==> inputs of run a <==
==> flow/design.v <==
module MUX(input [31:0] DMAport, output reg [24:0] out0, out1, out2, out3, out4, out5);
	always @ (*) begin
		out0 = 25'b0;
		out1 = 25'b0;
		out2 = 25'b0;
		out3 = 25'b0;
		out4 = 25'b0;
		out5 = 25'b0;
		case(DMAport[2:0])
			3'b000: out0 = DMAport[31:7];
			3'b001: out1 = DMAport[31:7];
			3'b010: out2 = DMAport[31:7];
			3'b011: out3 = DMAport[31:7];
			3'b100: out4 = DMAport[31:7];
			3'b101: out5 = DMAport[31:7];
			default:;
		endcase
	end
endmodule
module Register(input clk, input rst, input enable, input [23:0] datain, output reg [23:0] dataout);
	always @ (posedge clk or posedge rst) begin
		if (rst)
			dataout <= 24'b0;
		else if(enable)
			dataout <= datain;
	end
endmodule
module Wallace_BaughWooley (
    input  signed [7:0] a,
    input  signed [7:0] b,
    output signed [15:0] prod
);
    assign prod = a * b;
endmodule
module ConvEngine (
    input         clk,
    input         rst,
    input  [31:0] DMAport,        
    input         acc_enable,     
    input         acc_clear,      
    output [31:0] result          
);
    wire [24:0] mux_out0, mux_out1, mux_out2, mux_out3, mux_out4, mux_out5;
    MUX demux (
        .DMAport(DMAport),
        .out0(mux_out0),
        .out1(mux_out1),
        .out2(mux_out2),
        .out3(mux_out3),
        .out4(mux_out4),
        .out5(mux_out5)
    );
    wire [23:0] reg_data [5:0];
    Register reg0 (
        .clk(clk),
        .rst(rst),
        .enable(mux_out0[0]),
        .datain(mux_out0[24:1]),
        .dataout(reg_data[0])
    );
    Register reg1 (
        .clk(clk),
        .rst(rst),
        .enable(mux_out1[0]),
        .datain(mux_out1[24:1]),
        .dataout(reg_data[1])
    );
    Register reg2 (
        .clk(clk),
        .rst(rst),
        .enable(mux_out2[0]),
        .datain(mux_out2[24:1]),
        .dataout(reg_data[2])
    );
    Register reg3 (
        .clk(clk),
        .rst(rst),
        .enable(mux_out3[0]),
        .datain(mux_out3[24:1]),
        .dataout(reg_data[3])
    );
    Register reg4 (
        .clk(clk),
        .rst(rst),
        .enable(mux_out4[0]),
        .datain(mux_out4[24:1]),
        .dataout(reg_data[4])
    );
    Register reg5 (
        .clk(clk),
        .rst(rst),
        .enable(mux_out5[0]),
        .datain(mux_out5[24:1]),
        .dataout(reg_data[5])
    );
    wire signed [7:0] pixel [8:0];
    wire signed [7:0] kernel [8:0];
    assign pixel[0] = reg_data[0][23:16];
    assign pixel[1] = reg_data[0][15:8];
    assign pixel[2] = reg_data[0][7:0];
    assign pixel[3] = reg_data[1][23:16];
    assign pixel[4] = reg_data[1][15:8];
    assign pixel[5] = reg_data[1][7:0];
    assign pixel[6] = reg_data[2][23:16];
    assign pixel[7] = reg_data[2][15:8];
    assign pixel[8] = reg_data[2][7:0];
    assign kernel[0] = reg_data[3][23:16];
    assign kernel[1] = reg_data[3][15:8];
    assign kernel[2] = reg_data[3][7:0];
    assign kernel[3] = reg_data[4][23:16];
    assign kernel[4] = reg_data[4][15:8];
    assign kernel[5] = reg_data[4][7:0];
    assign kernel[6] = reg_data[5][23:16];
    assign kernel[7] = reg_data[5][15:8];
    assign kernel[8] = reg_data[5][7:0];
    wire signed [15:0] prod [8:0];
    Wallace_BaughWooley mult0 (.a(pixel[0]), .b(kernel[0]), .prod(prod[0]));
    Wallace_BaughWooley mult1 (.a(pixel[1]), .b(kernel[1]), .prod(prod[1]));
    Wallace_BaughWooley mult2 (.a(pixel[2]), .b(kernel[2]), .prod(prod[2]));
    Wallace_BaughWooley mult3 (.a(pixel[3]), .b(kernel[3]), .prod(prod[3]));
    Wallace_BaughWooley mult4 (.a(pixel[4]), .b(kernel[4]), .prod(prod[4]));
    Wallace_BaughWooley mult5 (.a(pixel[5]), .b(kernel[5]), .prod(prod[5]));
    Wallace_BaughWooley mult6 (.a(pixel[6]), .b(kernel[6]), .prod(prod[6]));
    Wallace_BaughWooley mult7 (.a(pixel[7]), .b(kernel[7]), .prod(prod[7]));
    Wallace_BaughWooley mult8 (.a(pixel[8]), .b(kernel[8]), .prod(prod[8]));
    wire signed [31:0] prod_ext [8:0];
    assign prod_ext[0] = {{16{prod[0][15]}}, prod[0]};
    assign prod_ext[1] = {{16{prod[1][15]}}, prod[1]};
    assign prod_ext[2] = {{16{prod[2][15]}}, prod[2]};
    assign prod_ext[3] = {{16{prod[3][15]}}, prod[3]};
    assign prod_ext[4] = {{16{prod[4][15]}}, prod[4]};
    assign prod_ext[5] = {{16{prod[5][15]}}, prod[5]};
    assign prod_ext[6] = {{16{prod[6][15]}}, prod[6]};
    assign prod_ext[7] = {{16{prod[7][15]}}, prod[7]};
    assign prod_ext[8] = {{16{prod[8][15]}}, prod[8]};
    wire signed [31:0] sum_products;
    assign sum_products = prod_ext[0] + prod_ext[1] + prod_ext[2] +
                          prod_ext[3] + prod_ext[4] + prod_ext[5] +
                          prod_ext[6] + prod_ext[7] + prod_ext[8];
    reg signed [31:0] accumulator;
    always @(posedge clk or posedge rst) begin
        if (rst) begin
            accumulator <= 32'b0;
        end else if (acc_clear) begin
            accumulator <= 32'b0;
        end else if (acc_enable) begin
            accumulator <= accumulator + sum_products;
        end
    end
    assign result = accumulator;
endmodule
==> flow/run.sh <==
#!/bin/bash
# the make line also repeats each setting of config.mk as NAME=value (left out here)
make -C /OpenROAD-flow-scripts/flow DESIGN_CONFIG=/design/flow/config.mk WORK_HOME=/design/flow/orfs CLKGATE_MAP_FILE= finish
==> flow/config.mk <==
export PLATFORM = sky130hd
export DESIGN_NAME = ConvEngine
export DESIGN_NICKNAME = ConvEngine
export VERILOG_FILES = /design/flow/design.v
export SDC_FILE = /design/flow/constraint.sdc
export NUM_CORES = 4
export LEC_CHECK = 0
export ABC_AREA = 1
export CAP_MARGIN = 20
export CORE_ASPECT_RATIO = 0.88
export CORE_MARGIN = 2
export CORE_UTILIZATION = 72
export CTS_CLUSTER_DIAMETER = 232
export MAX_ROUTING_LAYER = met4
export PLACE_DENSITY_LB_ADDON = 0.05
export SETUP_SLACK_MARGIN = 1.76
export SLEW_MARGIN = 20
==> flow/constraint.sdc <==
create_clock -name core_clock -period 5.95 [get_ports {clk}]
set_input_delay 1.1900 -clock core_clock [delete_from_list [all_inputs] [get_ports {clk}]]
set_output_delay 1.1900 -clock core_clock [all_outputs]
set_load 0.01 [all_outputs]
==> run b: changes against run a <==
==> flow/config.mk (replaced) <==
export PLATFORM = sky130hd
export DESIGN_NAME = ConvEngine
export DESIGN_NICKNAME = ConvEngine
export VERILOG_FILES = /design/flow/design.v
export SDC_FILE = /design/flow/constraint.sdc
export NUM_CORES = 4
export LEC_CHECK = 0
export CAP_MARGIN = 20
export CORE_MARGIN = 2
export CORE_UTILIZATION = 24
export SLEW_MARGIN = 20
==> flow/constraint.sdc (replaced) <==
create_clock -name core_clock -period 10.9 [get_ports {clk}]
set_input_delay 2.1800 -clock core_clock [delete_from_list [all_inputs] [get_ports {clk}]]
set_output_delay 2.1800 -clock core_clock [all_outputs]
set_load 0.01 [all_outputs]
==> run c: changes against run a <==
--- a/flow/config.mk
+++ b/flow/config.mk
@@ -9,9 +9,6 @@
 export CAP_MARGIN = 20
-export CORE_ASPECT_RATIO = 0.88
 export CORE_MARGIN = 2
 export CORE_UTILIZATION = 72
-export CTS_CLUSTER_DIAMETER = 232
-export MAX_ROUTING_LAYER = met4
-export PLACE_DENSITY_LB_ADDON = 0.05
-export SETUP_SLACK_MARGIN = 1.76
+export CTS_CLUSTER_DIAMETER = 233
+export CTS_CLUSTER_SIZE = 100
 export SLEW_MARGIN = 20
==> flow/constraint.sdc (replaced) <==
create_clock -name core_clock -period 10.9 [get_ports {clk}]
set_input_delay 2.1800 -clock core_clock [delete_from_list [all_inputs] [get_ports {clk}]]
set_output_delay 2.1800 -clock core_clock [all_outputs]
set_load 0.01 [all_outputs]
==> run d: changes against run a <==
==> flow/config.mk (replaced) <==
export PLATFORM = sky130hd
export DESIGN_NAME = ConvEngine
export DESIGN_NICKNAME = ConvEngine
export VERILOG_FILES = /design/flow/design.v
export SDC_FILE = /design/flow/constraint.sdc
export NUM_CORES = 4
export LEC_CHECK = 0
export CAP_MARGIN = 20
export CORE_MARGIN = 2
export CORE_UTILIZATION = 72
export GPL_TIMING_DRIVEN = 0
export PLACE_DENSITY_LB_ADDON = 0.26
export SLEW_MARGIN = 20
==> flow/constraint.sdc (replaced) <==
create_clock -name core_clock -period 10.0 [get_ports {clk}]
set_input_delay 2.0000 -clock core_clock [delete_from_list [all_inputs] [get_ports {clk}]]
set_output_delay 2.0000 -clock core_clock [all_outputs]
set_load 0.01 [all_outputs]
==> comparison <==
- Non-clock buffer count: run a > run d > run b > run c.
- Against run b, the synthesized cell count of run a is higher by about 23%.
- The lowest worst hold slack belongs to run c, the highest to run b.
- Run b passed the timing, DRC and antenna checks. Run d went through all stages and came out clean. Run a reached the layout checks and failed them: setup timing. Run c went through all stages and came out clean.
- Die area, lowest first: run d, run c, run a, run b.
- Routed wire length: run a is larger than run d (29%).
- In run d the first-iteration DRC count is higher than in run b, by about 36%.
